`design.v`:
```
`timescale 1ns / 1ps
module xbip_dsp48_macro_0 (
    input wire                 CLK,
    input wire                 CE,
    input wire signed  [7:0]   A,
    input wire signed  [7:0]   B,
    input wire signed  [30:0]  C,
    output wire signed [31:0]  P
);
assign P = A * B + C;
endmodule
`timescale 1ns / 1ps
module MAC(
    input wire rstn_i,
    input wire clk_i,
    input wire dsp_enable_i,
    input wire dsp_valid_i,
    input wire signed [7:0] dsp_input_i,
    input wire signed [7:0] dsp_weight_i,
    output wire valid_o_d,
    output reg done_o,
    output wire signed [31:0] dsp_output_o
);
reg signed [30:0] partial_sum;     
reg signed [31:0] dsp_output;
wire signed [31:0] dsp_temp;
wire dsp_valid_o;
reg [1:0] dsp_valid_delay;
assign dsp_output_o = dsp_output;
assign dsp_valid_o = dsp_valid_delay[0];
assign valid_o_d = dsp_valid_delay[1];
always @(posedge clk_i or negedge rstn_i) begin
    if (!rstn_i) begin
        partial_sum <= 0;
    end else if (valid_o_d) begin
        partial_sum <= 0;
    end else begin
        partial_sum <= $signed ({dsp_temp[31],dsp_temp[29:0]});
    end 
end
always @(posedge clk_i or negedge rstn_i) begin
    if (!rstn_i) begin
        dsp_valid_delay <=0;
    end
    else begin
        dsp_valid_delay[0] <= dsp_valid_i;
        dsp_valid_delay[1] <= dsp_valid_delay[0];
    end
end
always @(posedge clk_i or negedge rstn_i) begin    
    if(!rstn_i) begin
        dsp_output <= 0;
        done_o <= 0;
    end
    else if (dsp_valid_o) begin
        dsp_output <= dsp_temp;
        done_o <= 1;
    end
    else begin
        dsp_output <=0;
        done_o <= 0;
    end
end 
xbip_dsp48_macro_0 DSP_for_MAC (
    .CLK(clk_i),              
    .CE(dsp_enable_i),        
    .A(dsp_input_i),          
    .B(dsp_weight_i),         
    .C(partial_sum),          
    .P(dsp_temp)              
);
endmodule
module Quantize
#(
    parameter WIDTH_INPUT       = 32, 
    parameter WIDTH_OUTPUT      = 8,
    parameter NUM_CALCULATE     = 8,
    parameter SCALIING_FACTOR   = 2408, 
    parameter QUANTIZE_BIT      = 8
)
(
    input wire                              clk_i,           
    input wire                              rstn_i,          
    input wire                              i_q_en,          
    input wire signed   [WIDTH_INPUT-1:0]   din_i,           
    output wire signed  [WIDTH_OUTPUT-1:0]  o_qout,          
    output wire                             o_qvalid,        
    output wire                             done_o           
);
    localparam LOCAL_COUNTER = $clog2(NUM_CALCULATE);  
    reg         [LOCAL_COUNTER-1:0] rCnt;                
    reg signed  [WIDTH_INPUT-1:0]   rScaled;             
    reg signed  [WIDTH_OUTPUT-1:0]  rClipped;            
    reg     rEn_delay;                                   
    reg     q_valid;                                     
    reg     q_done;                                      
    always @(posedge clk_i) begin
        if (!rstn_i) begin
            rEn_delay <= 0;                        
        end else begin
            rEn_delay <= i_q_en;                   
        end
    end
    always @(posedge clk_i or negedge rstn_i) begin
        if (!rstn_i) begin
            rScaled <= 0;                           
        end else if(din_i >= 0) begin
            rScaled <= (din_i + SCALIING_FACTOR / 2) / SCALIING_FACTOR;  
        end else begin
            rScaled <= (din_i - SCALIING_FACTOR / 2) / SCALIING_FACTOR;  
        end
    end
    always @(posedge clk_i) begin
        if (!rstn_i) begin
            q_valid <= 0;                          
            q_done  <= 0;                          
        end else if (rEn_delay) begin
            q_valid <= 1;                          
        end else if (rCnt == NUM_CALCULATE-2) begin
            q_done  <= 1;                           
        end else if (rCnt == NUM_CALCULATE-1) begin
            q_done  <= 0;                           
            q_valid <= 0;                          
        end
    end
    always @(posedge clk_i) begin
        if (!rstn_i) begin
            rCnt    <= 0;                              
        end else if(q_valid) begin
            rCnt <= rCnt + 1;                       
        end else begin
            rCnt <= 0;                              
        end
    end
    always @(posedge clk_i or negedge rstn_i) begin
        if (!rstn_i) begin
            rClipped <= 0;                          
        end else if (q_valid | rEn_delay) begin
            case(rScaled[QUANTIZE_BIT:QUANTIZE_BIT-1])
                2'b01:  begin
                    rClipped <= {(QUANTIZE_BIT-1){1'b1}};  
                end
                2'b10:  begin
                    rClipped <= {1'b1,{(QUANTIZE_BIT-1){1'b0}}};  
                end
                default:    begin
                    rClipped <= rScaled[QUANTIZE_BIT-1:0];  
                end
            endcase
        end else begin
            rClipped <= 0;                          
        end
    end    
    assign o_qvalid = q_valid;                     
    assign done_o   = q_done;                        
    assign o_qout   = rClipped;                      
endmodule
module Dequantize
#(
    parameter WIDTH_INPUT       = 32,
    parameter WIDTH_OUTPUT      = 32,
    parameter SCALIING_FACTOR_X = 2408,   
    parameter SCALIING_FACTOR_Y = 134,    
    parameter NUM_COUNTER_BIT   = 3,
    parameter NUM_CALCULATE     = 4
)
(
    input wire  clk_i,                               
    input wire  rstn_i,                              
    input wire signed   [WIDTH_INPUT-1:0]   din_i,   
    input wire  valid_i,                             
    output wire valid_o,                             
    output wire done_o,                              
    output wire signed  [WIDTH_OUTPUT-1:0]  dout_o   
);
    reg         [NUM_COUNTER_BIT-1:0]   rCnt;            
    reg signed  [WIDTH_OUTPUT-1:0]      rScaled;         
    reg         q_done;                                  
    reg [1:0]   valid_delay;                             
    always @(posedge clk_i or negedge rstn_i) begin
        if (!rstn_i) begin
            rScaled <= 0;
        end else begin
            rScaled <= din_i * SCALIING_FACTOR_X * SCALIING_FACTOR_Y; 
        end
    end
    always @(posedge clk_i or negedge rstn_i) begin
        if (!rstn_i) begin
            q_done <= 0;
        end else if (rCnt == NUM_CALCULATE-2) begin
            q_done <= 1;
        end else if (rCnt == NUM_CALCULATE-1) begin
            q_done <= 0;
        end
    end
    always @(posedge clk_i or negedge rstn_i) begin
        if (!rstn_i) begin
            rCnt <= 0;
        end else if (valid_o) begin
            rCnt <= rCnt + 1;
        end else begin
            rCnt <= 0;
        end
    end
    always @(posedge clk_i or negedge rstn_i) begin
        if (!rstn_i) begin
            valid_delay <= 0;
        end else begin
            valid_delay[0] <= valid_i;
            valid_delay[1] <= valid_delay[0];
        end
    end
    assign done_o = q_done;
    assign valid_o = valid_delay[1];
    assign dout_o = rScaled;
endmodule
module top(
    input wire                  clk_i,           
    input wire                  rstn_i,          
    input wire                  start_i,         
    input wire signed   [31:0]  vector_x_i,      
    input wire signed   [31:0]  quant_w_i,       
    output wire                 done_o,          
    output wire signed  [31:0]  dout_o           
);
wire quantize_done;                        
wire dequantize_done;                      
wire signed [7:0]   quantized_data;          
wire signed [31:0]  mac_out [3:0];           
reg signed  [31:0]  mac_o [3:0];             
wire valid;                                
wire mac_done;                             
wire [3:0] mac_done_w;                     
assign mac_done = mac_done_w[0];
reg q_valid;                               
reg [31:0] q_in;                           
Quantize #(
    .WIDTH_INPUT(32), 
    .WIDTH_OUTPUT(8),
    .NUM_CALCULATE(8),                     
    .SCALIING_FACTOR(2408),                
    .QUANTIZE_BIT(8) 
) quantize_inst (
    .clk_i(clk_i),                         
    .rstn_i(rstn_i),                       
    .i_q_en(start_i),                      
    .din_i(vector_x_i),                    
    .o_qout(quantized_data),               
    .o_qvalid(valid),                      
    .done_o(quantize_done)                 
);
genvar i;
generate 
    for (i = 0; i < 4; i = i + 1) begin : mac_gen
        MAC mymac(
            .clk_i(clk_i),                 
            .rstn_i(rstn_i),               
            .dsp_enable_i(valid),          
            .dsp_valid_i(quantize_done),   
            .dsp_input_i(quantized_data),  
            .dsp_weight_i(quant_w_i[32-1-8*i:32-8*(i+1)]),  
            .done_o(mac_done_w[i]),        
            .dsp_output_o(mac_out[i])      
        );
        always @(posedge clk_i or negedge rstn_i) begin
            if (!rstn_i) begin
                mac_o[i] <= 0;             
            end else if (mac_done) begin
                mac_o[i] <= mac_out[i];    
            end
        end
    end
endgenerate
Dequantize #(
    .WIDTH_INPUT(32),                      
    .WIDTH_OUTPUT(32), 
    .SCALIING_FACTOR_X(2408), 
    .SCALIING_FACTOR_Y(134),
    .NUM_COUNTER_BIT(3),                   
    .NUM_CALCULATE(4) 
) dequantize_inst (
    .clk_i(clk_i),                         
    .rstn_i(rstn_i),                       
    .din_i(q_in),                          
    .valid_i(q_valid),                     
    .done_o(dequantize_done),              
    .dout_o(dout_o)                        
);
reg [1:0] qCnt;                            
always @(posedge clk_i or negedge rstn_i) begin
    if (!rstn_i) begin
        qCnt <= 0;                         
    end else if (q_valid) begin
        qCnt <= qCnt + 1;                  
    end
end
always @(posedge clk_i or negedge rstn_i) begin
    if (!rstn_i) begin
        q_valid <= 0;                      
    end else if (mac_done) begin
        q_valid <= 1;                      
    end else if (qCnt == 3) begin
        q_valid <= 0;                      
    end
end
always @(posedge clk_i or negedge rstn_i) begin
    if (!rstn_i) begin
        q_in <= 0;                         
    end else if (q_valid) begin
        q_in <= mac_o[qCnt];               
    end else begin
        q_in <= 0;                         
    end
end
assign done_o = dequantize_done ? 1 : 0;   
endmodule
```
`run.sh`:
```
#!/bin/bash
# the make line also repeats each setting of config.mk as NAME=value (left out here)
make -C /OpenROAD-flow-scripts/flow DESIGN_CONFIG=/design/flow/config.mk WORK_HOME=/design/flow/orfs CLKGATE_MAP_FILE= finish
```
`config.mk`:
```
export PLATFORM = sky130hd
export DESIGN_NAME = top
export DESIGN_NICKNAME = top
export VERILOG_FILES = /design/flow/design.v
export SDC_FILE = /design/flow/constraint.sdc
export NUM_CORES = 4
export LEC_CHECK = 0
export CAP_MARGIN = 20
export CELL_PAD_IN_SITES_DETAIL_PLACEMENT = 1
export CELL_PAD_IN_SITES_GLOBAL_PLACEMENT = 1
export CORE_ASPECT_RATIO = 1.55
export CORE_MARGIN = 9
export CORE_UTILIZATION = 47
export CTS_CLUSTER_DIAMETER = 259
export GPL_ROUTABILITY_DRIVEN = 0
export GPL_TIMING_DRIVEN = 0
export HOLD_SLACK_MARGIN = 0.14
export MAX_ROUTING_LAYER = met4
export MIN_ROUTING_LAYER = met1
export PLACE_DENSITY_LB_ADDON = 0.02
export SLEW_MARGIN = 35
```
`constraint.sdc`:
```
create_clock -name core_clock -period 44.9 [get_ports {clk_i}]
set_input_delay 8.9800 -clock core_clock [delete_from_list [all_inputs] [get_ports {clk_i}]]
set_output_delay 8.9800 -clock core_clock [all_outputs]
set_load 0.01 [all_outputs]
```
==> out/highlights.md, run 1 <==
Run status
• no timing/DRC/antenna violations — outcome

Min path
• reg -> reg — Hold Path Class
• dequantize_inst.valid_delay[0]$_DFF_PN0_ — Worst Hold Launch
• 0 — depth of the worst hold-timing path
• dequantize_inst.valid_delay[1]$_DFF_PN0_ — Endpoint, Worst Hold

Clock network
• done — CTS tree
• 0 — post-cts repair resize count
• 426 — Num Clock Sinks
• 0 — post-CTS repair timing setup buffer count
• 0 — post-cts hold buffer count
• 0.59 ns — Clk Latency, worst-skew pair
• 3 — Clock Tree Buf Depth
• 2 — # H-tree levels
• 0.07 ns — clock slew at the register clock pins of the worst setup and hold paths
• sky130_fd_sc_hd__clkbuf_16 — Clock Root Buffer
• 42 — number of CTS-inserted buffers

Worst setup path
• 33.77 ns — arrival time of data at the critical path endpoint
• 85 — Crit. path cell count
• 24 — Worst Path Max Fanout
• 12 — Bufs and invs on worst path
• sky130_fd_sc_hd__o21ai_1 — cell repeated most along the worst path
• sky130_fd_sc_hd__nor4_2 — standard cell with the maximum stage delay on the critical path
• vector_x_i[31] — CP startpoint
• quantize_inst.rScaled[8]$_DFF_PN0_ — Critical Path Sink
• 45.37 ns — Crit path required time
• 35 — worst reg2reg path depth
• AND-OR/OR-AND gates — cell type group with the largest total delay on the critical path
• input port — element type at the critical path start
• 0.67 ns — max incr delay on CP
• mac_gen[3].mymac.dsp_output[27]$_DFF_PN0_ — worst reg2reg path endpoint
• quantize_inst.rClipped[6]$_DFF_PN0_ — worst r2r src
• 36.12 ns — worst-case register-to-register setup slack
• register — Setup crit end kind
• in -> reg — kind of critical path

Floorplan
• 405 µm — DIE HEIGHT
• 47.6% — fp util
• 100 — Top Ports
• 95,600 µm² — placeable core region
• 109,000 µm² — overall chip area
• 141 — row count
• 268 µm — die span in x

Final timing
• 0.0152 ns — final clock skew
• 0 — Final Setup Violations
• 0.900 ns — Worst Max-Slew Pin Slew
• 0 ns — TNS Setup
• 0 — Fin. Hold Viols
• 33.31 ns — minimum clock period after layout
• 39.5% — worst slew margin relative to its limit
• 74.2% — share of the clock period used by the worst path
• false — RSZ-0062 raised after global routing
• 0.0300 GHz — Max Clock Freq
• 0 — final number of max-transition violations
• 0.348 ns — worst hold margin

Global routing
• 23.8% — met1 routing resource usage after global routing
• 48.8% — met2 Track Usage GR
• 80 — maximum number of pins on one net before global-route repair
• 24.1% — aggregate global-route resource usage
• 207,000 µm — global-route wire length before repair
• met2 — global-route layer with the greatest usage
• 7 — number of antenna violations at the first check in global routing
• 2.05% — met3 track utilization from global routing
• 39.9k — via count of the first global-routing pass
• 0 — Overflow after GRT

Synth
• 98.6% — async set-reset flop share out of synthesis
• 6 — Synth warnings
• adder cells — top logic cell family in the synthesized netlist
• sky130_fd_sc_hd__inv_1, sky130_fd_sc_hd__ha_1, sky130_fd_sc_hd__dfrtp_1, sky130_fd_sc_hd__and2_1 — Post-synth top cells
• 4,864 — count of instantiated cells in the yosys netlist
• 17.3% — Compound Share, Synth
• sky130_fd_sc_hd__dfrtp_1 — dominant synthesized flop cell
• 15.5% — Basic Gates by Area
• 144 — number of distinct library cells after synthesis
• 7.62% — xor and xnor area share after synthesis
• sky130_fd_sc_hd__dfrtp_1, sky130_fd_sc_hd__fa_1, sky130_fd_sc_hd__ha_1, sky130_fd_sc_hd__xnor2_1, sky130_fd_sc_hd__and2_1 — cell types with the largest area share after synthesis
• 426 — Seq cells post-synth
• sky130_fd_sc_hd__dfrtp_1 — cell taking the most area after synthesis
• 23.1% — top area contributor share
• sky130_fd_sc_hd__inv_1 — leading cell type by number of instances after synthesis
• 25.8% — adder and majority gate portion of the synthesized area
• 45,500 µm² — post-synthesis instance area
• 45,500 µm² — Yosys Chip Area
• 23.4% — sequential cell area fraction in the yosys report
• 9.35 µm² — average cell area after synthesis
• 4.47% — Synth mux share
• 0 — number of synthesized flops with an enable pin
• 4,864 — number of cells produced by synthesis

Drt
• 19.8 µm — wire length per cell after detailed routing
• 126,000 µm — total detailed-routing wirelength
• 1,252 — drt first-iter violations
• 7 — 1st-pass router iterations
• 5.65 — Vias per Instance
• 0 — remaining antenna violation count after routing
• 0 — detailed-route DRC error count
• 35.8k — Via Count

Finish
• 32,300 µm² — combinational gate area
• 9.44% — Layout area overhead
• 11.0k — layout filler cell count
• 52.1% — share of the core filled with cells
• 10,600 µm² — Storage cell area
• 5,830 — Final nets

Place
• 91 — count of input and output buffers
• 105,000 µm — DPL Wire Length

Run
• 35 — number of warnings in the stage logs
• 0 — total of max-cap violations

-- metal layers --
metal | vias to the layer above | wire length, µm
met5 | - | 0
met2 | 381 | 73700
met4 | 0 | 3680
met1 | 18200 | 45700
met3 | 175 | 2700
li1 | 17100 | -
-- final cells by class --
cell class / count / share of cell area (%)
inverter: 516 / 3.89
tap: 1287 / 3.23
antenna: 8 / 0.0402
buffer: 170 / 1.52
clock buffer: 56 / 2.38
timing repair buffer: 103 / 2.27
multi-input combinational: 3755 / 64.8
sequential: 426 / 21.3
clock inverter: 20 / 0.490
-- through the flow --
stage / cells / cell area (µm²) / worst slack [ns]
after floorplan: 4867 / 45500 / 15.97
after global placement: 6245 / 48000 / 10.60
after detailed placement: 6257 / 48300 / 11.12
after CTS: 6333 / 49700 / 11.64
after global routing: 6339 / 49800 / 9.43
final: 6341 / 49800 / 11.59
==> inputs of run 2 (changes only) <==
CAP_MARGIN = 5   (was 20)
CELL_PAD_IN_SITES_GLOBAL_PLACEMENT = 3   (was 1)
CORE_ASPECT_RATIO = 1.8   (was 1.55)
CORE_MARGIN = 10   (was 9)
CORE_UTILIZATION = 40   (was 47)
CTS_CLUSTER_DIAMETER = not set   (was 259)
CTS_CLUSTER_SIZE = 89   (was not set)
HOLD_SLACK_MARGIN = not set   (was 0.14)
MIN_ROUTING_LAYER = met2   (was met1)
PLACE_DENSITY_LB_ADDON = not set   (was 0.02)
SLEW_MARGIN = 10   (was 35)
clock period = 20.6 ns   (was 44.9 ns; I/O delays follow)
==> out/highlights.md, run 2 <==
Worst setup path
• sky130_fd_sc_hd__buf_4 — cell repeated most along the worst path
• 9 — Worst Path Max Fanout
• 96 — Crit. path cell count
• 34 — worst reg2reg path depth
• 11.55 ns — worst-case register-to-register setup slack
• vector_x_i[31] — CP startpoint
• 0.63 ns — max incr delay on CP
• sky130_fd_sc_hd__mux2i_1 — standard cell with the maximum stage delay on the critical path
• mac_gen[3].mymac.partial_sum[27]$_DFF_PN0_ — worst reg2reg path endpoint
• in -> reg — kind of critical path
• register — Setup crit end kind
• quantize_inst.rScaled[6]$_DFF_PN0_ — Critical Path Sink
• 21.11 ns — Crit path required time
• input port — element type at the critical path start
• AND-OR/OR-AND gates — cell type group with the largest total delay on the critical path
• 21 — Bufs and invs on worst path
• quantize_inst.rClipped[1]$_DFF_PN0_ — worst r2r src
• 24.77 ns — arrival time of data at the critical path endpoint

Min path
• 0 — depth of the worst hold-timing path
• quantize_inst.q_done$_SDFFE_PN0P_ — Worst Hold Launch
• mac_gen[3].mymac.dsp_valid_delay[0]$_DFF_PN0_ — Endpoint, Worst Hold
• reg -> reg — Hold Path Class

Synth
• 4.47% — Synth mux share
• 23.1% — top area contributor share
• 23.4% — sequential cell area fraction in the yosys report
• 4,864 — number of cells produced by synthesis
• 45,500 µm² — post-synthesis instance area
• 7.62% — xor and xnor area share after synthesis
• 0 — number of synthesized flops with an enable pin
• 6 — Synth warnings
• 45,500 µm² — Yosys Chip Area
• 9.35 µm² — average cell area after synthesis
• 17.3% — Compound Share, Synth
• 4,864 — count of instantiated cells in the yosys netlist
• 426 — Seq cells post-synth
• adder cells — top logic cell family in the synthesized netlist
• sky130_fd_sc_hd__dfrtp_1 — cell taking the most area after synthesis
• 15.5% — Basic Gates by Area
• sky130_fd_sc_hd__inv_1 — leading cell type by number of instances after synthesis
• sky130_fd_sc_hd__dfrtp_1, sky130_fd_sc_hd__fa_1, sky130_fd_sc_hd__ha_1, sky130_fd_sc_hd__xnor2_1, sky130_fd_sc_hd__and2_1 — cell types with the largest area share after synthesis
• sky130_fd_sc_hd__dfrtp_1 — dominant synthesized flop cell
• 98.6% — async set-reset flop share out of synthesis
• 144 — number of distinct library cells after synthesis
• 25.8% — adder and majority gate portion of the synthesized area
• sky130_fd_sc_hd__inv_1, sky130_fd_sc_hd__ha_1, sky130_fd_sc_hd__dfrtp_1, sky130_fd_sc_hd__and2_1 — Post-synth top cells

Final timing
• 0 — final number of max-transition violations
• 1.38 ns — Worst Max-Slew Pin Slew
• 24.25 ns — minimum clock period after layout
• 0.0412 GHz — Max Clock Freq
• 0.349 ns — worst hold margin
• -31.36 ns — TNS Setup
• 9 — Final Setup Violations
• -3.65 ns — post-layout worst setup margin
• 0 — Fin. Hold Viols
• 118% — share of the clock period used by the worst path
• true — RSZ-0062 raised after global routing
• 7.67% — worst slew margin relative to its limit
• 0.0313 ns — final clock skew

Global routing
• 0 — Overflow after GRT
• 241,000 µm — global-route wire length before repair
• 0 — number of antenna violations at the first check in global routing
• 108 — maximum number of pins on one net before global-route repair
• 37.8% — aggregate global-route resource usage
• 59.6k — via count of the first global-routing pass

Floorplan
• 113,000 µm² — placeable core region
• 100 — Top Ports
• 472 µm — DIE HEIGHT
• 128,000 µm² — overall chip area
• 40.1% — fp util
• 271 µm — die span in x
• 166 — row count

Run status
• setup timing — Failing Checks
• complete, but fails checks — outcome

Place
• 118,000 µm — DPL Wire Length
• 6,479 — Cells after DPL
• 91 — count of input and output buffers

Run
• 43 — number of warnings in the stage logs
• 0 — total of max-cap violations

Drt
• 7.50 — Vias per Instance
• 0 — detailed-route DRC error count
• 6 — 1st-pass router iterations
• 155,000 µm — total detailed-routing wirelength
• 7,200 — drt first-iter violations
• 22.4 µm — wire length per cell after detailed routing
• 0 — remaining antenna violation count after routing
• 51.8k — Via Count

Clock network
• 41 — number of CTS-inserted buffers
• 426 — Num Clock Sinks
• sky130_fd_sc_hd__clkbuf_16 — Clock Root Buffer
• 0.06 ns — clock slew at the register clock pins of the worst setup and hold paths
• 2 — # H-tree levels
• done — CTS tree
• 3 — Clock Tree Buf Depth
• 0.63 ns — Clk Latency, worst-skew pair

Finish
• 6,905 — number of cells in the finished layout apart from fillers
• 24.5% — Layout area overhead
• 6,159 — Final nets

run 2: metrics by stage:
| stage | worst slack, ns | instance area, µm² | utilization, % |
|---|---|---|---|
| 2_1_floorplan | -2.27 | 46300 | - |
| 3_3_place_gp | -8.92 | 49100 | 43.3 |
| 3_5_place_dp | -8.66 | 49400 | 43.5 |
| 4_1_cts | -2.88 | 55700 | 49.1 |
| 5_1_grt | -4.64 | 56600 | 49.9 |
| 6_report | -3.65 | 56700 | 50.0 |
run 2: repair_timing:
| action | 4_1_cts | 5_1_grt |
|---|---|---|
| setup endpoints to repair | 9 | 9 |
| cloned | 4 | 0 |
| pin swaps | 227 | 93 |
| gates resized | 531 | 99 |
| buffers inserted | 289 | 51 |
| hold buffers | 0 | 0 |
run 2: per-layer routing:
layer | track usage [%] | vias up | routed length [µm]
met5 | - | - | 0
met3 | 37.0 | 1176 | 47300
met4 | 5.44 | 0 | 12000
met1 | - | 18900 | 0
li1 | - | 17600 | -
met2 | 52.9 | 14100 | 95700
run 2: cell type report:
type | instances | area [µm²]
Timing Repair Buffer | 442 | 3850
Antenna cell | 18 | 45.0
Sequential cell | 426 | 10600
Multi-Input combinational cell | 3756 | 35900
Tap cell | 1512 | 1890
Clock buffer | 56 | 1160
Fill cell | 12800 | 56700
Clock inverter | 19 | 269
Buffer | 160 | 960
Inverter | 516 | 1940
==> inputs of run 3 (changes only) <==
ABC_AREA = 1   (was not set)
CAP_MARGIN = 20   (was 5)
CELL_PAD_IN_SITES_DETAIL_PLACEMENT = not set   (was 1)
CELL_PAD_IN_SITES_GLOBAL_PLACEMENT = not set   (was 3)
CORE_ASPECT_RATIO = not set   (was 1.8)
CORE_MARGIN = 2   (was 10)
CORE_UTILIZATION = 70   (was 40)
CTS_CLUSTER_DIAMETER = 256   (was not set)
CTS_CLUSTER_SIZE = 30   (was 89)
GPL_ROUTABILITY_DRIVEN = not set   (was 0)
GPL_TIMING_DRIVEN = not set   (was 0)
MAX_ROUTING_LAYER = not set   (was met4)
MIN_ROUTING_LAYER = not set   (was met2)
SLEW_MARGIN = 20   (was 10)
clock period = 6.75 ns   (was 20.6 ns; I/O delays follow)
==> out/highlights.md, run 3 <==
Place
• -11.70 ns — worst slack, placed
• 0.933 — RD Place Congestion
• 101,000 µm — DPL Wire Length
• 95 — count of input and output buffers

Synth
• 5.62% — xor and xnor area share after synthesis
• 5,951 — count of instantiated cells in the yosys netlist
• sky130_fd_sc_hd__dfrtp_1 — dominant synthesized flop cell
• 5,951 — number of cells produced by synthesis
• sky130_fd_sc_hd__nand2_1, sky130_fd_sc_hd__inv_1, sky130_fd_sc_hd__ha_1, sky130_fd_sc_hd__dfrtp_1, sky130_fd_sc_hd__nor2_1 — Post-synth top cells
• 6 — Synth warnings
• simple AND/OR/NAND/NOR gates — top logic cell family in the synthesized netlist
• 98.6% — async set-reset flop share out of synthesis
• 0 — number of synthesized flops with an enable pin
• 46,300 µm² — post-synthesis instance area
• 22.7% — top area contributor share
• 23.0% — sequential cell area fraction in the yosys report
• sky130_fd_sc_hd__nand2_1 — leading cell type by number of instances after synthesis
• 6.59% — Compound Share, Synth
• 7.78 µm² — average cell area after synthesis
• sky130_fd_sc_hd__dfrtp_1 — cell taking the most area after synthesis
• 25.2% — adder and majority gate portion of the synthesized area
• 426 — Seq cells post-synth
• 67 — number of distinct library cells after synthesis
• 46,300 µm² — Yosys Chip Area
• 0.0297% — Synth mux share
• sky130_fd_sc_hd__dfrtp_1, sky130_fd_sc_hd__fa_1, sky130_fd_sc_hd__nand2_1, sky130_fd_sc_hd__ha_1, sky130_fd_sc_hd__inv_1 — cell types with the largest area share after synthesis
• 29.3% — Basic Gates by Area

Floorplan
• 65,600 µm² — placeable core region
• 261 µm — die span in x
• 94 — row count
• 100 — Top Ports
• 68,200 µm² — overall chip area
• 261 µm — DIE HEIGHT
• 70.6% — fp util

Clock network
• 3 — Clock Tree Buf Depth
• 426 — Num Clock Sinks
• 0 — post-cts hold buffer count
• 18 — number of CTS-inserted buffers
• sky130_fd_sc_hd__clkbuf_16 — Clock Root Buffer
• 1 — # H-tree levels

Run status
• did not finish — outcome
• global routing — last stage reached
• [ERROR GRT-0116] Global routing finished with congestion. Check the congestion regions in the DRC Viewer. — first error message

Global routing
• 62.5% — aggregate global-route resource usage
• 15 — Overflow after GRT

run 3: repair_timing:
action	in CTS
pin swaps	421
endpoints found under the setup margin	103
buffers inserted	238
gates cloned	8
gates resized	572
run 3: metal layers:
metal / global-route usage [%] / GRT overflow
met1: 61.5 / 0
met2: 86.8 / 3
met3: 39.3 / 3
met4: 60.1 / 9
met5: 19.0 / 0
run 3: metrics by stage:
step	util (%)	std cells	area [µm²]
2_1_floorplan	-	5954	48000
3_5_place_dp	86.6	7757	56800
4_1_cts	93.2	8014	61100
3_3_place_gp	86.6	7757	56800
==> inputs of run 4 (changes only) <==
ABC_AREA = not set   (was 1)
CAP_MARGIN = 5   (was 20)
CORE_UTILIZATION = 68   (was 70)
CTS_CLUSTER_DIAMETER = 362   (was 256)
CTS_CLUSTER_SIZE = not set   (was 30)
MAX_ROUTING_LAYER = met4   (was not set)
SETUP_SLACK_MARGIN = 3.08   (was not set)
clock period = 13.4 ns   (was 6.75 ns; I/O delays follow)
==> out/highlights.md, run 4 <==
Run status
• complete, but fails checks — outcome
• setup timing — Failing Checks

Min path
• reg -> reg — Hold Path Class
• 0 — depth of the worst hold-timing path
• dequantize_inst.valid_delay[1]$_DFF_PN0_ — Endpoint, Worst Hold
• dequantize_inst.valid_delay[0]$_DFF_PN0_ — Worst Hold Launch

Final timing
• 0.0331 ns — final clock skew
• 162% — share of the clock period used by the worst path
• 26.1% — worst slew margin relative to its limit
• 21.74 ns — minimum clock period after layout
• 1.10 ns — Worst Max-Slew Pin Slew
• -8.34 ns — post-layout worst setup margin
• true — RSZ-0062 raised after global routing
• 0.0460 GHz — Max Clock Freq
• 9 — Final Setup Violations
• 0 — final number of max-transition violations
• 0 — Fin. Hold Viols

Synth
• 17.3% — Compound Share, Synth
• 23.1% — top area contributor share
• 0 — number of synthesized flops with an enable pin
• sky130_fd_sc_hd__dfrtp_1, sky130_fd_sc_hd__fa_1, sky130_fd_sc_hd__ha_1, sky130_fd_sc_hd__xnor2_1, sky130_fd_sc_hd__and2_1 — cell types with the largest area share after synthesis
• 144 — number of distinct library cells after synthesis
• sky130_fd_sc_hd__inv_1 — leading cell type by number of instances after synthesis
• adder cells — top logic cell family in the synthesized netlist
• sky130_fd_sc_hd__dfrtp_1 — cell taking the most area after synthesis
• 45,500 µm² — Yosys Chip Area
• 426 — Seq cells post-synth
• 15.5% — Basic Gates by Area
• 4.47% — Synth mux share
• 9.35 µm² — average cell area after synthesis
• 25.8% — adder and majority gate portion of the synthesized area
• sky130_fd_sc_hd__dfrtp_1 — dominant synthesized flop cell
• 6 — Synth warnings
• 23.4% — sequential cell area fraction in the yosys report
• 4,864 — number of cells produced by synthesis
• 7.62% — xor and xnor area share after synthesis
• 45,500 µm² — post-synthesis instance area
• 98.6% — async set-reset flop share out of synthesis
• sky130_fd_sc_hd__inv_1, sky130_fd_sc_hd__ha_1, sky130_fd_sc_hd__dfrtp_1, sky130_fd_sc_hd__and2_1 — Post-synth top cells
• 4,864 — count of instantiated cells in the yosys netlist

Drt
• met4 — highest signal layer in the routed design
• 65,800 µm — routed wl met2
• 0 — number of antenna diodes
• 6.10 — Vias per Instance
• 128,000 µm — total detailed-routing wirelength
• 0 — remaining antenna violation count after routing
• 19.3 µm — wire length per cell after detailed routing
• 49,300 µm — Met1 Routed Length
• 6240 µm — DR WL met3
• 0 — detailed-route DRC error count
• 2,910 — drt first-iter violations
• 8 — 1st-pass router iterations
• 40.4k — Via Count

Global routing
• 175 — maximum number of pins on one net before global-route repair
• 41.2k — via count of the first global-routing pass
• 35.8% — aggregate global-route resource usage
• 199,000 µm — global-route wire length before repair
• 0 — number of antenna violations at the first check in global routing
• 0 — Overflow after GRT

Place
• -9.39 ns — worst slack, placed
• 53,300 µm² — standard cell area after detailed placement
• 6,414 — Cells after DPL
• 87,200 µm — DPL Wire Length
• 95 — count of input and output buffers
• 0.946 — RD Place Congestion

Clock network
• 3 — Clock Tree Buf Depth
• 0.59 ns — Clk Latency, worst-skew pair
• 42 — number of CTS-inserted buffers
• 0.06 ns — clock slew at the register clock pins of the worst setup and hold paths
• sky130_fd_sc_hd__clkbuf_16 — Clock Root Buffer
• done — CTS tree
• 426 — Num Clock Sinks
• 0 — post-cts hold buffer count
• 2 — # H-tree levels

Floorplan
• 94 — row count
• 69.0% — fp util
• 66,000 µm² — placeable core region
• 69,000 µm² — overall chip area
• 263 µm — DIE HEIGHT
• 100 — Top Ports
• 263 µm — die span in x

Run
• 0 — total of max-cap violations
• 49 — number of warnings in the stage logs

Worst setup path
• 42 — worst reg2reg path depth
• 4.07 ns — worst-case register-to-register setup slack
• input port — element type at the critical path start
• 96 — Crit. path cell count
• sky130_fd_sc_hd__a211oi_1 — standard cell with the maximum stage delay on the critical path
• sky130_fd_sc_hd__buf_4 — cell repeated most along the worst path
• 13.89 ns — Crit path required time
• AND-OR/OR-AND gates — cell type group with the largest total delay on the critical path
• 0.50 ns — max incr delay on CP
• 22.23 ns — arrival time of data at the critical path endpoint
• register — Setup crit end kind
• 9 — Worst Path Max Fanout
• in -> reg — kind of critical path
• quantize_inst.rScaled[2]$_DFF_PN0_ — Critical Path Sink
• q_in[3]$_DFF_PN0_ — worst r2r src
• 21 — Bufs and invs on worst path
• dequantize_inst.rScaled[31]$_DFF_PN0_ — worst reg2reg path endpoint
• vector_x_i[2] — CP startpoint

Finish
• 27.5% — Layout area overhead
• 10,600 µm² — Storage cell area
• 6,543 — Final nets
• 34,900 µm² — combinational gate area
• 6,620 — number of cells in the finished layout apart from fillers
• 3,266 — layout filler cell count
• 58,000 µm² — total non-filler cell area in the finished layout

-- run 4: what timing repair did --
item	CTS	global route
gates resized	219	250
setup endpoints to repair	13	29
pin swaps	134	118
buffers inserted	77	54
gates cloned	2	0
-- run 4: layout make-up --
class	count	share of cell area, %
Sequential cell	426	18.3
Multi-Input combinational cell	3756	60.2
Clock buffer	54	2.00
Inverter	516	3.34
Timing Repair Buffer	985	13.8
Tap cell	864	1.86
Clock inverter	19	0.457
-- run 4: per-stage QoR --
step	hold slack, ns	TNS, ns	utilization [%]
6_report	0.349	-73.90	87.9
2_1_floorplan	0.329	-69.94	-
4_1_cts	0.351	-69.41	85.4
5_1_grt	0.359	-81.80	87.9
3_5_place_dp	0.347	-82.39	80.8
3_3_place_gp	0.337	-79.31	80.8
-- run 4: per-layer routing --
| metal | up-vias | track usage (%) |
|---|---|---|
| met5 | - | - |
| met4 | 0 | 17.4 |
| met3 | 455 | 3.44 |
| met2 | 1414 | 61.8 |
| met1 | 20000 | 42.0 |
| li1 | 18500 | - |
==> inputs of run 5 (changes only) <==
CAP_MARGIN = 20   (was 5)
CORE_ASPECT_RATIO = 0.75   (was not set)
CORE_MARGIN = 5   (was 2)
CORE_UTILIZATION = 47   (was 68)
CTS_CLUSTER_DIAMETER = not set   (was 362)
GPL_ROUTABILITY_DRIVEN = 0   (was not set)
MAX_ROUTING_LAYER = not set   (was met4)
PLACE_DENSITY_LB_ADDON = 0.02   (was not set)
SETUP_SLACK_MARGIN = -1.51   (was 3.08)
clock period = 20.6 ns   (was 13.4 ns; I/O delays follow)
==> out/highlights.md, run 5 <==
Run status
• complete, but fails checks — outcome
• setup timing — Failing Checks

Final timing
• 9 — Final Setup Violations
• -23.28 ns — TNS Setup
• -2.80 ns — post-layout worst setup margin
• 0.0427 GHz — Max Clock Freq
• 27.5% — worst slew margin relative to its limit
• 0 — final number of max-transition violations
• 0.0411 ns — final clock skew
• 1.08 ns — Worst Max-Slew Pin Slew
• 114% — share of the clock period used by the worst path
• 0 — Fin. Hold Viols
• true — RSZ-0062 raised after global routing
• 23.40 ns — minimum clock period after layout

Worst setup path
• in -> reg — kind of critical path
• sky130_fd_sc_hd__or4_4 — standard cell with the maximum stage delay on the critical path
• 95 — Crit. path cell count
• 6 — Worst Path Max Fanout
• input port — element type at the critical path start
• 21.06 ns — Crit path required time
• vector_x_i[3] — CP startpoint
• register — Setup crit end kind
• q_in[3]$_DFF_PN0_ — worst r2r src
• 23.86 ns — arrival time of data at the critical path endpoint
• 42 — worst reg2reg path depth
• dequantize_inst.rScaled[31]$_DFF_PN0_ — worst reg2reg path endpoint
• 0.51 ns — max incr delay on CP
• 11.87 ns — worst-case register-to-register setup slack
• 19 — Bufs and invs on worst path
• quantize_inst.rScaled[8]$_DFF_PN0_ — Critical Path Sink
• sky130_fd_sc_hd__buf_4 — cell repeated most along the worst path
• AND-OR/OR-AND gates — cell type group with the largest total delay on the critical path

Clock network
• 0.61 ns — Clk Latency, worst-skew pair
• 2 — # H-tree levels
• sky130_fd_sc_hd__clkbuf_16 — Clock Root Buffer
• 426 — Num Clock Sinks
• 3 — Clock Tree Buf Depth
• done — CTS tree
• 0.06 ns — clock slew at the register clock pins of the worst setup and hold paths
• 44 — number of CTS-inserted buffers

Floorplan
• 47.6% — fp util
• 369 µm — die span in x
• 100 — Top Ports
• 95,600 µm² — placeable core region
• 103,000 µm² — overall chip area
• 98 — row count
• 279 µm — DIE HEIGHT

Synth
• 23.4% — sequential cell area fraction in the yosys report
• 9.35 µm² — average cell area after synthesis
• 45,500 µm² — Yosys Chip Area
• sky130_fd_sc_hd__dfrtp_1, sky130_fd_sc_hd__fa_1, sky130_fd_sc_hd__ha_1, sky130_fd_sc_hd__xnor2_1, sky130_fd_sc_hd__and2_1 — cell types with the largest area share after synthesis
• 23.1% — top area contributor share
• 144 — number of distinct library cells after synthesis
• 7.62% — xor and xnor area share after synthesis
• 6 — Synth warnings
• 15.5% — Basic Gates by Area
• sky130_fd_sc_hd__inv_1 — leading cell type by number of instances after synthesis
• 17.3% — Compound Share, Synth
• sky130_fd_sc_hd__inv_1, sky130_fd_sc_hd__ha_1, sky130_fd_sc_hd__dfrtp_1, sky130_fd_sc_hd__and2_1 — Post-synth top cells
• 4.47% — Synth mux share
• 45,500 µm² — post-synthesis instance area
• 0 — number of synthesized flops with an enable pin
• 98.6% — async set-reset flop share out of synthesis
• sky130_fd_sc_hd__dfrtp_1 — dominant synthesized flop cell
• sky130_fd_sc_hd__dfrtp_1 — cell taking the most area after synthesis
• 25.8% — adder and majority gate portion of the synthesized area
• 4,864 — count of instantiated cells in the yosys netlist
• 426 — Seq cells post-synth
• 4,864 — number of cells produced by synthesis
• adder cells — top logic cell family in the synthesized netlist

Global routing
• 36.5k — via count of the first global-routing pass
• 21.9% — aggregate global-route resource usage
• 0 — Overflow after GRT
• 0 — number of antenna violations at the first check in global routing
• 143 — maximum number of pins on one net before global-route repair
• 190,000 µm — global-route wire length before repair

Finish
• 6,518 — Final nets
• 25.1% — Layout area overhead
• 59.5% — share of the core filled with cells
• 6,988 — number of cells in the finished layout apart from fillers

Place
• 95 — count of input and output buffers
• 6,856 — Cells after DPL
• 90,700 µm — DPL Wire Length

Drt
• 0 — detailed-route DRC error count
• 114,000 µm — total detailed-routing wirelength
• 8 — 1st-pass router iterations
• 5.35 — Vias per Instance
• 2,184 — drt first-iter violations
• 16.4 µm — wire length per cell after detailed routing
• 37.4k — Via Count
• 0 — remaining antenna violation count after routing
• 0 — number of antenna diodes

Run
• 42 — number of warnings in the stage logs
• 0 — total of max-cap violations

Min path
• quantize_inst.q_done$_SDFFE_PN0P_ — Worst Hold Launch
• mac_gen[3].mymac.dsp_valid_delay[0]$_DFF_PN0_ — Endpoint, Worst Hold
• reg -> reg — Hold Path Class
• 0 — depth of the worst hold-timing path

[run 5: timing repair]
action | 4_1_cts | 5_1_grt
pin swaps | 37 | 52
buffers inserted | 26 | 22
setup endpoints to repair | 9 | 9
endpoints found under the hold margin | 0 | 0
cloned | 0 | 2
resized | 54 | 96
hold buffers | 0 | 0
[run 5: area by class of cell]
cell class / instances / area, µm²
Fill cell: 8430 / 38700
Multi-Input combinational cell: 3756 / 33600
Sequential cell: 426 / 10600
Timing Repair Buffer: 958 / 7600
Inverter: 516 / 1940
Tap cell: 1250 / 1560
Clock buffer: 57 / 1210
Clock inverter: 25 / 334
[run 5: through the flow]
step | hold slack, ns | setup WS (ns) | instance area, µm²
after floorplan | 0.329 | -2.27 | 46300
after global placement | 0.331 | -3.68 | 54200
after detailed placement | 0.334 | -3.89 | 54200
after CTS | 0.343 | -2.71 | 56300
after global routing | 0.358 | -3.73 | 56900
final | 0.341 | -2.80 | 56900
[run 5: per-layer routing]
layer	vias up	part of all wire (%)	track usage [%]	routed length [µm]
met5	-	0	0	0
met2	599	44	33.6	49900
met4	0	1.4	3.26	1580
met1	18200	51	34.3	58400
met3	99	3.9	2.10	4510
li1	18500	-	-	-
==> inputs of run 6 (changes only) <==
ABC_AREA = 1   (was not set)
CORE_ASPECT_RATIO = not set   (was 0.75)
CORE_MARGIN = 2   (was 5)
CORE_UTILIZATION = 72   (was 47)
GPL_ROUTABILITY_DRIVEN = not set   (was 0)
MAX_ROUTING_LAYER = met4   (was not set)
PLACE_DENSITY_LB_ADDON = not set   (was 0.02)
SETUP_SLACK_MARGIN = not set   (was -1.51)
TNS_END_PERCENT = 40   (was not set)
clock period = 21.6 ns   (was 20.6 ns; I/O delays follow)
==> out/highlights.md, run 6 <==
Run status
• no timing/DRC/antenna violations — outcome

Drt
• 0 — remaining antenna violation count after routing
• 5.55 — Vias per Instance
• 118,000 µm — total detailed-routing wirelength
• 3,119 — drt first-iter violations
• 10 — 1st-pass router iterations
• 39.5k — Via Count
• 0 — detailed-route DRC error count
• 16.5 µm — wire length per cell after detailed routing

Clock network
• done — CTS tree
• 0.61 ns — Clk Latency, worst-skew pair
• 0.08 ns — clock slew at the register clock pins of the worst setup and hold paths
• 0 — post-cts hold buffer count
• 3 — Clock Tree Buf Depth
• sky130_fd_sc_hd__clkbuf_16 — Clock Root Buffer
• 2 — # H-tree levels
• 426 — Num Clock Sinks
• 45 — number of CTS-inserted buffers

Worst setup path
• 0.43 ns — max incr delay on CP
• simple AND/OR/NAND/NOR gates — cell type group with the largest total delay on the critical path
• sky130_fd_sc_hd__nand2_2 — cell repeated most along the worst path
• vector_x_i[28] — CP startpoint
• 21.50 ns — arrival time of data at the critical path endpoint
• 8 — Worst Path Max Fanout
• 29 — Bufs and invs on worst path
• 12.90 ns — worst-case register-to-register setup slack
• dequantize_inst.rScaled[31]$_DFF_PN0_ — worst reg2reg path endpoint
• sky130_fd_sc_hd__clkdlybuf4s50_1 — standard cell with the maximum stage delay on the critical path
• 22.09 ns — Crit path required time
• register — Setup crit end kind
• quantize_inst.rScaled[8]$_DFF_PN0_ — Critical Path Sink
• input port — element type at the critical path start
• 40 — worst reg2reg path depth
• 148 — Crit. path cell count
• in -> reg — kind of critical path
• q_in[4]$_DFF_PN0_ — worst r2r src

Synth
• sky130_fd_sc_hd__nand2_1, sky130_fd_sc_hd__inv_1, sky130_fd_sc_hd__ha_1, sky130_fd_sc_hd__dfrtp_1, sky130_fd_sc_hd__nor2_1 — Post-synth top cells
• 5,951 — count of instantiated cells in the yosys netlist
• sky130_fd_sc_hd__dfrtp_1, sky130_fd_sc_hd__fa_1, sky130_fd_sc_hd__nand2_1, sky130_fd_sc_hd__ha_1, sky130_fd_sc_hd__inv_1 — cell types with the largest area share after synthesis
• 426 — Seq cells post-synth
• 46,300 µm² — post-synthesis instance area
• simple AND/OR/NAND/NOR gates — top logic cell family in the synthesized netlist
• 0 — number of synthesized flops with an enable pin
• sky130_fd_sc_hd__dfrtp_1 — cell taking the most area after synthesis
• sky130_fd_sc_hd__nand2_1 — leading cell type by number of instances after synthesis
• 98.6% — async set-reset flop share out of synthesis
• 5.62% — xor and xnor area share after synthesis
• 5,951 — number of cells produced by synthesis
• 67 — number of distinct library cells after synthesis
• 23.0% — sequential cell area fraction in the yosys report
• 0.0297% — Synth mux share
• 6 — Synth warnings
• sky130_fd_sc_hd__dfrtp_1 — dominant synthesized flop cell
• 29.3% — Basic Gates by Area
• 7.78 µm² — average cell area after synthesis
• 22.7% — top area contributor share
• 46,300 µm² — Yosys Chip Area
• 6.59% — Compound Share, Synth
• 25.2% — adder and majority gate portion of the synthesized area

Global routing
• 182 — maximum number of pins on one net before global-route repair
• 39.0k — via count of the first global-routing pass
• met2 — global-route layer with the greatest usage
• 188,000 µm — global-route wire length before repair
• 3.08% — met3 track utilization from global routing
• 45.6% — met1 routing resource usage after global routing
• 0 — Overflow after GRT
• 59.9% — met2 Track Usage GR
• 35.3% — aggregate global-route resource usage
• 2 — number of antenna violations at the first check in global routing

Place
• 86,100 µm — DPL Wire Length
• 49,100 µm² — standard cell area after detailed placement
• 95 — count of input and output buffers
• 0.962 — RD Place Congestion

Run
• 0 — total of max-cap violations
• 42 — number of warnings in the stage logs

Finish
• 84.3% — share of the core filled with cells
• 15.3% — Layout area overhead
• 7,054 — Final nets
• 53,400 µm² — total non-filler cell area in the finished layout

Floorplan
• 258 µm — die span in x
• 258 µm — DIE HEIGHT
• 92 — row count
• 66,400 µm² — overall chip area
• 63,300 µm² — placeable core region
• 73.2% — fp util
• 100 — Top Ports

Final timing
• 97.3% — share of the clock period used by the worst path
• 1.02 ns — Worst Max-Slew Pin Slew
• 0.0476 GHz — Max Clock Freq
• 0 — Fin. Hold Viols
• 0 — Final Setup Violations
• 0 — final number of max-transition violations
• 0.354 ns — worst hold margin
• 21.01 ns — minimum clock period after layout
• 0.0335 ns — final clock skew
• 32.3% — worst slew margin relative to its limit

Min path
• reg -> reg — Hold Path Class
• quantize_inst.q_done$_SDFFE_PN0P_ — Worst Hold Launch
• mac_gen[3].mymac.dsp_valid_delay[0]$_DFF_PN0_ — Endpoint, Worst Hold
• 0 — depth of the worst hold-timing path

==> run 6: area by class of cell <==
class | count | area (µm²)
antenna | 3 | 7.51
clock buffer | 58 | 1240
clock inverter | 25 | 293
fill | 3856 | 9910
inverter | 1050 | 4030
multi-input combinational | 4341 | 32700
sequential | 426 | 10600
tap | 846 | 1060
timing repair buffer | 375 | 3410
==> run 6: timing repair <==
action | in CTS | in global routing
gates cloned | 0 | 10
setup buffers | 1 | 88
gates resized | 5 | 444
pin swaps | 2 | 168
endpoints found under the setup margin | 1 | 9
endpoints found under the hold margin | 0 | 0
==> run 6: metrics by stage <==
stage                     setup TNS [ns]  instances  setup WS (ns)
after floorplan                        0       5954           1.09
after global placement            -0.103       6939        -0.0955
after detailed placement           -2.90       6939         -0.658
after CTS                              0       7023         0.0345
after global routing               -2.63       7123         -0.555
final                                  0       7124          0.588
==> run 6: layer usage <==
| metal | wire length (µm) | vias to the layer above |
|---|---|---|
| li1 | - | 19000 |
| met1 | 48600 | 19000 |
| met2 | 58700 | 1333 |
| met3 | 6600 | 306 |
| met4 | 3960 | 0 |
| met5 | 0 | - |
==> inputs of run 7 (changes only) <==
ABC_AREA = not set   (was 1)
CORE_UTILIZATION = 66   (was 72)
MAX_ROUTING_LAYER = not set   (was met4)
TNS_END_PERCENT = not set   (was 40)
clock period = 7.33 ns   (was 21.6 ns; I/O delays follow)
==> out/highlights.md, run 7 <==
Clock network
• 2 — # H-tree levels
• 43 — number of CTS-inserted buffers
• 3 — Clock Tree Buf Depth
• sky130_fd_sc_hd__clkbuf_16 — Clock Root Buffer
• 0 — post-cts hold buffer count
• 426 — Num Clock Sinks

Synth
• 98.6% — async set-reset flop share out of synthesis
• 6 — Synth warnings
• 23.4% — sequential cell area fraction in the yosys report
• sky130_fd_sc_hd__dfrtp_1, sky130_fd_sc_hd__fa_1, sky130_fd_sc_hd__ha_1, sky130_fd_sc_hd__xnor2_1, sky130_fd_sc_hd__and2_1 — cell types with the largest area share after synthesis
• 426 — Seq cells post-synth
• 7.62% — xor and xnor area share after synthesis
• 4.47% — Synth mux share
• 23.1% — top area contributor share
• 17.3% — Compound Share, Synth
• 45,500 µm² — Yosys Chip Area
• 15.5% — Basic Gates by Area
• sky130_fd_sc_hd__inv_1 — leading cell type by number of instances after synthesis
• adder cells — top logic cell family in the synthesized netlist
• 4,864 — number of cells produced by synthesis
• 0 — number of synthesized flops with an enable pin
• sky130_fd_sc_hd__inv_1, sky130_fd_sc_hd__ha_1, sky130_fd_sc_hd__dfrtp_1, sky130_fd_sc_hd__and2_1 — Post-synth top cells
• 144 — number of distinct library cells after synthesis
• sky130_fd_sc_hd__dfrtp_1 — cell taking the most area after synthesis
• 4,864 — count of instantiated cells in the yosys netlist
• 9.35 µm² — average cell area after synthesis
• sky130_fd_sc_hd__dfrtp_1 — dominant synthesized flop cell
• 25.8% — adder and majority gate portion of the synthesized area
• 45,500 µm² — post-synthesis instance area

Run status
• did not finish — outcome
• global routing — last stage reached
• [ERROR GRT-0232] Routing congestion too high. Check the congestion heatmap in the GUI. — first error message

Place
• 95 — count of input and output buffers
• 94,900 µm — DPL Wire Length
• 0.937 — RD Place Congestion
• 57,000 µm² — standard cell area after detailed placement

Global routing
• 73.3% — aggregate global-route resource usage
• 151 — Overflow after GRT

Floorplan
• 68,500 µm² — placeable core region
• 66.5% — fp util
• 96 — row count
• 267 µm — DIE HEIGHT
• 267 µm — die span in x
• 100 — Top Ports
• 71,000 µm² — overall chip area

[run 7: metal layers]
metal / GRT overflow / global-route usage, %
met1: 2 / 72.5
met2: 69 / 89.5
met3: 12 / 61.9
met4: 67 / 64.7
met5: 1 / 46.6
[run 7: stage by stage]
step                      TNS (ns)  utilization [%]  cells  setup slack [ns]
after floorplan            -115.47                -   4867            -12.88
after detailed placement   -207.37             83.3   6844            -14.23
after CTS                  -119.95             91.3   7105            -12.48
after global placement     -177.14             83.3   6844            -13.62
[run 7: what timing repair did]
action | in CTS
buffers inserted | 190
endpoints found under the setup margin | 83
pin swaps | 416
gates cloned | 3
gates resized | 627
==> inputs of run 8 (changes only) <==
CELL_PAD_IN_SITES_DETAIL_PLACEMENT = 1   (was not set)
CELL_PAD_IN_SITES_GLOBAL_PLACEMENT = 3   (was not set)
CORE_ASPECT_RATIO = 1.55   (was not set)
CORE_MARGIN = 5   (was 2)
CORE_UTILIZATION = 47   (was 66)
CTS_CLUSTER_DIAMETER = 195   (was not set)
GPL_ROUTABILITY_DRIVEN = 0   (was not set)
GPL_TIMING_DRIVEN = 0   (was not set)
HOLD_SLACK_MARGIN = 0.14   (was not set)
MIN_ROUTING_LAYER = met2   (was not set)
PLACE_DENSITY_LB_ADDON = 0.02   (was not set)
SLEW_MARGIN = 10   (was 20)
clock period = 44.9 ns   (was 7.33 ns; I/O delays follow)
==> out/highlights.md, run 8 <==
Run status
• no timing/DRC/antenna violations — outcome

Synth
• 9.35 µm² — average cell area after synthesis
• 426 — Seq cells post-synth
• 7.62% — xor and xnor area share after synthesis
• 25.8% — adder and majority gate portion of the synthesized area
• 4,864 — number of cells produced by synthesis
• 98.6% — async set-reset flop share out of synthesis
• 15.5% — Basic Gates by Area
• adder cells — top logic cell family in the synthesized netlist
• 17.3% — Compound Share, Synth
• 0 — number of synthesized flops with an enable pin
• sky130_fd_sc_hd__inv_1 — leading cell type by number of instances after synthesis
• 23.4% — sequential cell area fraction in the yosys report
• sky130_fd_sc_hd__inv_1, sky130_fd_sc_hd__ha_1, sky130_fd_sc_hd__dfrtp_1, sky130_fd_sc_hd__and2_1 — Post-synth top cells
• 45,500 µm² — Yosys Chip Area
• 144 — number of distinct library cells after synthesis
• 4.47% — Synth mux share
• 45,500 µm² — post-synthesis instance area
• 6 — Synth warnings
• sky130_fd_sc_hd__dfrtp_1 — cell taking the most area after synthesis
• sky130_fd_sc_hd__dfrtp_1, sky130_fd_sc_hd__fa_1, sky130_fd_sc_hd__ha_1, sky130_fd_sc_hd__xnor2_1, sky130_fd_sc_hd__and2_1 — cell types with the largest area share after synthesis
• sky130_fd_sc_hd__dfrtp_1 — dominant synthesized flop cell
• 23.1% — top area contributor share
• 4,864 — count of instantiated cells in the yosys netlist

Final timing
• 0.0285 GHz — Max Clock Freq
• 0.0333 ns — final clock skew
• 15.2% — worst slew margin relative to its limit
• 78.0% — share of the clock period used by the worst path
• 0.349 ns — worst hold margin
• 0 — Fin. Hold Viols
• false — RSZ-0062 raised after global routing
• 35.03 ns — minimum clock period after layout
• 0 ns — TNS Setup
• 0 — final number of max-transition violations
• 1.26 ns — Worst Max-Slew Pin Slew
• 0 — Final Setup Violations

Global routing
• 38.4% — aggregate global-route resource usage
• 56.8k — via count of the first global-routing pass
• 216,000 µm — global-route wire length before repair
• 0 — number of antenna violations at the first check in global routing
• 113 — maximum number of pins on one net before global-route repair
• 0 — Overflow after GRT

Clock network
• 0 — post-cts hold buffer count
• 3 — Clock Tree Buf Depth
• 0.61 ns — Clk Latency, worst-skew pair
• 426 — Num Clock Sinks
• 0 — post-cts repair resize count
• 42 — number of CTS-inserted buffers
• sky130_fd_sc_hd__clkbuf_16 — Clock Root Buffer
• 2 — # H-tree levels
• 0 — post-CTS repair timing setup buffer count
• 0.06 ns — clock slew at the register clock pins of the worst setup and hold paths
• done — CTS tree

Worst setup path
• 13 — Bufs and invs on worst path
• 35 — worst reg2reg path depth
• 0.80 ns — max incr delay on CP
• in -> reg — kind of critical path
• 89 — Crit. path cell count
• 35.83 ns — worst-case register-to-register setup slack
• input port — element type at the critical path start
• vector_x_i[31] — CP startpoint
• 45.41 ns — Crit path required time
• 20 — Worst Path Max Fanout
• AND-OR/OR-AND gates — cell type group with the largest total delay on the critical path
• quantize_inst.rScaled[8]$_DFF_PN0_ — Critical Path Sink
• quantize_inst.rClipped[6]$_DFF_PN0_ — worst r2r src
• mac_gen[3].mymac.partial_sum[27]$_DFF_PN0_ — worst reg2reg path endpoint
• 35.55 ns — arrival time of data at the critical path endpoint
• sky130_fd_sc_hd__a222oi_1 — standard cell with the maximum stage delay on the critical path
• register — Setup crit end kind

Finish
• 6,351 — number of cells in the finished layout apart from fillers
• 9.56% — Layout area overhead
• 5,832 — Final nets

Drt
• 21.2 µm — wire length per cell after detailed routing
• 7,581 — drt first-iter violations
• 7.85 — Vias per Instance
• 135,000 µm — total detailed-routing wirelength
• 49.8k — Via Count
• 0 — remaining antenna violation count after routing
• 0 — detailed-route DRC error count
• 9 — 1st-pass router iterations

Min path
• reg -> reg — Hold Path Class
• 0 — depth of the worst hold-timing path
• dequantize_inst.valid_delay[1]$_DFF_PN0_ — Endpoint, Worst Hold
• dequantize_inst.valid_delay[0]$_DFF_PN0_ — Worst Hold Launch

Floorplan
• 103,000 µm² — overall chip area
• 142 — row count
• 397 µm — DIE HEIGHT
• 100 — Top Ports
• 96,500 µm² — placeable core region
• 47.2% — fp util
• 260 µm — die span in x

Run
• 0 — total of max-cap violations
• 38 — number of warnings in the stage logs

Place
• 106,000 µm — DPL Wire Length
• 6,264 — Cells after DPL
• 91 — count of input and output buffers

## run 8: metrics by stage
stage	worst slack [ns]	cell area [µm²]	utilization [%]
floorplan	15.97	45500	-
global placement	9.79	48000	49.8
detailed placement	9.95	48300	50.0
CTS	10.43	49800	51.6
global route	7.70	49800	51.7
finish	9.87	49800	51.7
## run 8: area by class of cell
| class | instances | area [µm²] |
|---|---|---|
| fill | 11100 | 46600 |
| multi-input combinational | 3755 | 32200 |
| sequential | 426 | 10600 |
| inverter | 516 | 1940 |
| tap | 1296 | 1620 |
| clock buffer | 52 | 1200 |
| timing repair buffer | 105 | 1140 |
| buffer | 170 | 753 |
| clock inverter | 25 | 318 |
| antenna | 6 | 15.0 |
## run 8: routing by layer
metal	part of all wire (%)	wire, µm	track usage (%)	up-vias
li1	-	-	-	17000
met1	0	0	-	18200
met2	59	79100	55.4	13600
met3	32	42900	41.6	1168
met4	9.3	12600	6.64	4
met5	0.12	165	2.35	-
==> inputs of run 9 (changes only) <==
ABC_AREA = 1   (was not set)
CELL_PAD_IN_SITES_DETAIL_PLACEMENT = not set   (was 1)
CELL_PAD_IN_SITES_GLOBAL_PLACEMENT = not set   (was 3)
CORE_ASPECT_RATIO = not set   (was 1.55)
CORE_MARGIN = 2   (was 5)
CORE_UTILIZATION = 66   (was 47)
CTS_CLUSTER_DIAMETER = 320   (was 195)
GPL_ROUTABILITY_DRIVEN = not set   (was 0)
GPL_TIMING_DRIVEN = not set   (was 0)
HOLD_SLACK_MARGIN = not set   (was 0.14)
MIN_ROUTING_LAYER = not set   (was met2)
PLACE_DENSITY = 0.36   (was not set)
PLACE_DENSITY_LB_ADDON = not set   (was 0.02)
SLEW_MARGIN = 20   (was 10)
TNS_END_PERCENT = 10   (was not set)
clock period = 18.0 ns   (was 44.9 ns; I/O delays follow)
==> out/highlights.md, run 9 <==
Synth
• 6.59% — Compound Share, Synth
• 25.2% — adder and majority gate portion of the synthesized area
• sky130_fd_sc_hd__dfrtp_1 — cell taking the most area after synthesis
• 0 — number of synthesized flops with an enable pin
• 426 — Seq cells post-synth
• 5.62% — xor and xnor area share after synthesis
• 98.6% — async set-reset flop share out of synthesis
• 5,951 — count of instantiated cells in the yosys netlist
• 23.0% — sequential cell area fraction in the yosys report
• 6 — Synth warnings
• 22.7% — top area contributor share
• sky130_fd_sc_hd__nand2_1, sky130_fd_sc_hd__inv_1, sky130_fd_sc_hd__ha_1, sky130_fd_sc_hd__dfrtp_1, sky130_fd_sc_hd__nor2_1 — Post-synth top cells
• simple AND/OR/NAND/NOR gates — top logic cell family in the synthesized netlist
• 46,300 µm² — Yosys Chip Area
• 67 — number of distinct library cells after synthesis
• 29.3% — Basic Gates by Area
• 46,300 µm² — post-synthesis instance area
• sky130_fd_sc_hd__dfrtp_1, sky130_fd_sc_hd__fa_1, sky130_fd_sc_hd__nand2_1, sky130_fd_sc_hd__ha_1, sky130_fd_sc_hd__inv_1 — cell types with the largest area share after synthesis
• sky130_fd_sc_hd__nand2_1 — leading cell type by number of instances after synthesis
• sky130_fd_sc_hd__dfrtp_1 — dominant synthesized flop cell
• 7.78 µm² — average cell area after synthesis
• 5,951 — number of cells produced by synthesis
• 0.0297% — Synth mux share

Worst setup path
• 0.56 ns — max incr delay on CP
• 34 — worst reg2reg path depth
• vector_x_i[22] — CP startpoint
• mac_gen[1].mymac.partial_sum[27]$_DFF_PN0_ — worst reg2reg path endpoint
• sky130_fd_sc_hd__nand2_4 — cell repeated most along the worst path
• quantize_inst.rScaled[8]$_DFF_PN0_ — Critical Path Sink
• 14 — Worst Path Max Fanout
• 20.39 ns — arrival time of data at the critical path endpoint
• input port — element type at the critical path start
• sky130_fd_sc_hd__clkdlybuf4s50_1 — standard cell with the maximum stage delay on the critical path
• in -> reg — kind of critical path
• 9.58 ns — worst-case register-to-register setup slack
• 147 — Crit. path cell count
• simple AND/OR/NAND/NOR gates — cell type group with the largest total delay on the critical path
• 18.47 ns — Crit path required time
• register — Setup crit end kind
• 25 — Bufs and invs on worst path
• quantize_inst.rClipped[0]$_DFF_PN0_ — worst r2r src

Floorplan
• 66.4% — fp util
• 100 — Top Ports
• 69,800 µm² — placeable core region
• 269 µm — die span in x
• 97 — row count
• 269 µm — DIE HEIGHT
• 72,300 µm² — overall chip area

Min path
• 0 — depth of the worst hold-timing path
• quantize_inst.q_done$_SDFFE_PN0P_ — Worst Hold Launch
• mac_gen[3].mymac.dsp_valid_delay[0]$_DFF_PN0_ — Endpoint, Worst Hold
• reg -> reg — Hold Path Class

Clock network
• 0.07 ns — clock slew at the register clock pins of the worst setup and hold paths
• sky130_fd_sc_hd__clkbuf_16 — Clock Root Buffer
• 2 — # H-tree levels
• 0.59 ns — Clk Latency, worst-skew pair
• 426 — Num Clock Sinks
• 3 — Clock Tree Buf Depth
• 43 — number of CTS-inserted buffers
• 0 — post-cts hold buffer count
• done — CTS tree

Final timing
• -1.91 ns — post-layout worst setup margin
• 9 — Final Setup Violations
• 111% — share of the clock period used by the worst path
• 0 — Fin. Hold Viols
• 1.09 ns — Worst Max-Slew Pin Slew
• 19.91 ns — minimum clock period after layout
• 27.4% — worst slew margin relative to its limit
• 0.0502 GHz — Max Clock Freq
• 0.365 ns — worst hold margin
• 0 — final number of max-transition violations
• true — RSZ-0062 raised after global routing
• 0.0338 ns — final clock skew

Global routing
• 42.1% — met1 routing resource usage after global routing
• 31.5% — aggregate global-route resource usage
• 170 — maximum number of pins on one net before global-route repair
• 54.7% — met2 Track Usage GR
• met2 — global-route layer with the greatest usage
• 5 — number of antenna violations at the first check in global routing
• 2.92% — met3 track utilization from global routing
• 186,000 µm — global-route wire length before repair
• 39.3k — via count of the first global-routing pass
• 0 — Overflow after GRT

Drt
• 5.19 — Vias per Instance
• 111,000 µm — total detailed-routing wirelength
• 0 — remaining antenna violation count after routing
• 2,353 — drt first-iter violations
• 14.9 µm — wire length per cell after detailed routing
• 38.8k — Via Count
• 6 — 1st-pass router iterations
• 0 — detailed-route DRC error count

Run status
• complete, but fails checks — outcome
• setup timing — Failing Checks

Run
• 0 — total of max-cap violations
• 45 — number of warnings in the stage logs

Place
• 95 — count of input and output buffers
• -2.67 ns — worst slack, placed
• 88,300 µm — DPL Wire Length
• 0.915 — RD Place Congestion
• 52,100 µm² — standard cell area after detailed placement

Finish
• 53,900 µm² — total non-filler cell area in the finished layout
• 7,302 — Final nets
• 16.3% — Layout area overhead

[run 9: metal layers]
layer / vias up / wire [µm]
met5: - / 14
li1: 19400 / -
met3: 181 / 4330
met1: 18400 / 49800
met2: 780 / 53900
met4: 2 / 2900
[run 9: what timing repair did]
item	4_1_cts	5_1_grt
gates cloned	2	1
pin swaps	22	11
buffers inserted	3	2
gates resized	38	13
endpoints found under the setup margin	9	9
[run 9: area by class of cell]
cell class,instances,area [µm²]
Timing Repair Buffer,629,5090
Clock inverter,22,263
Tap cell,940,1180
Clock buffer,56,1200
Antenna cell,3,7.51
Multi-Input combinational cell,4337,31500
Sequential cell,426,10600
Fill cell,5280,15900
Inverter,1050,4020
[run 9: through the flow]
stage	cells	util (%)	TNS, ns
after global routing	7462	77.2	-29.07
after floorplan	5954	-	-8.06
final	7463	77.2	-14.68
after CTS	7457	77.1	-13.37
after detailed placement	7374	74.6	-21.46
after global placement	7374	74.6	-17.75
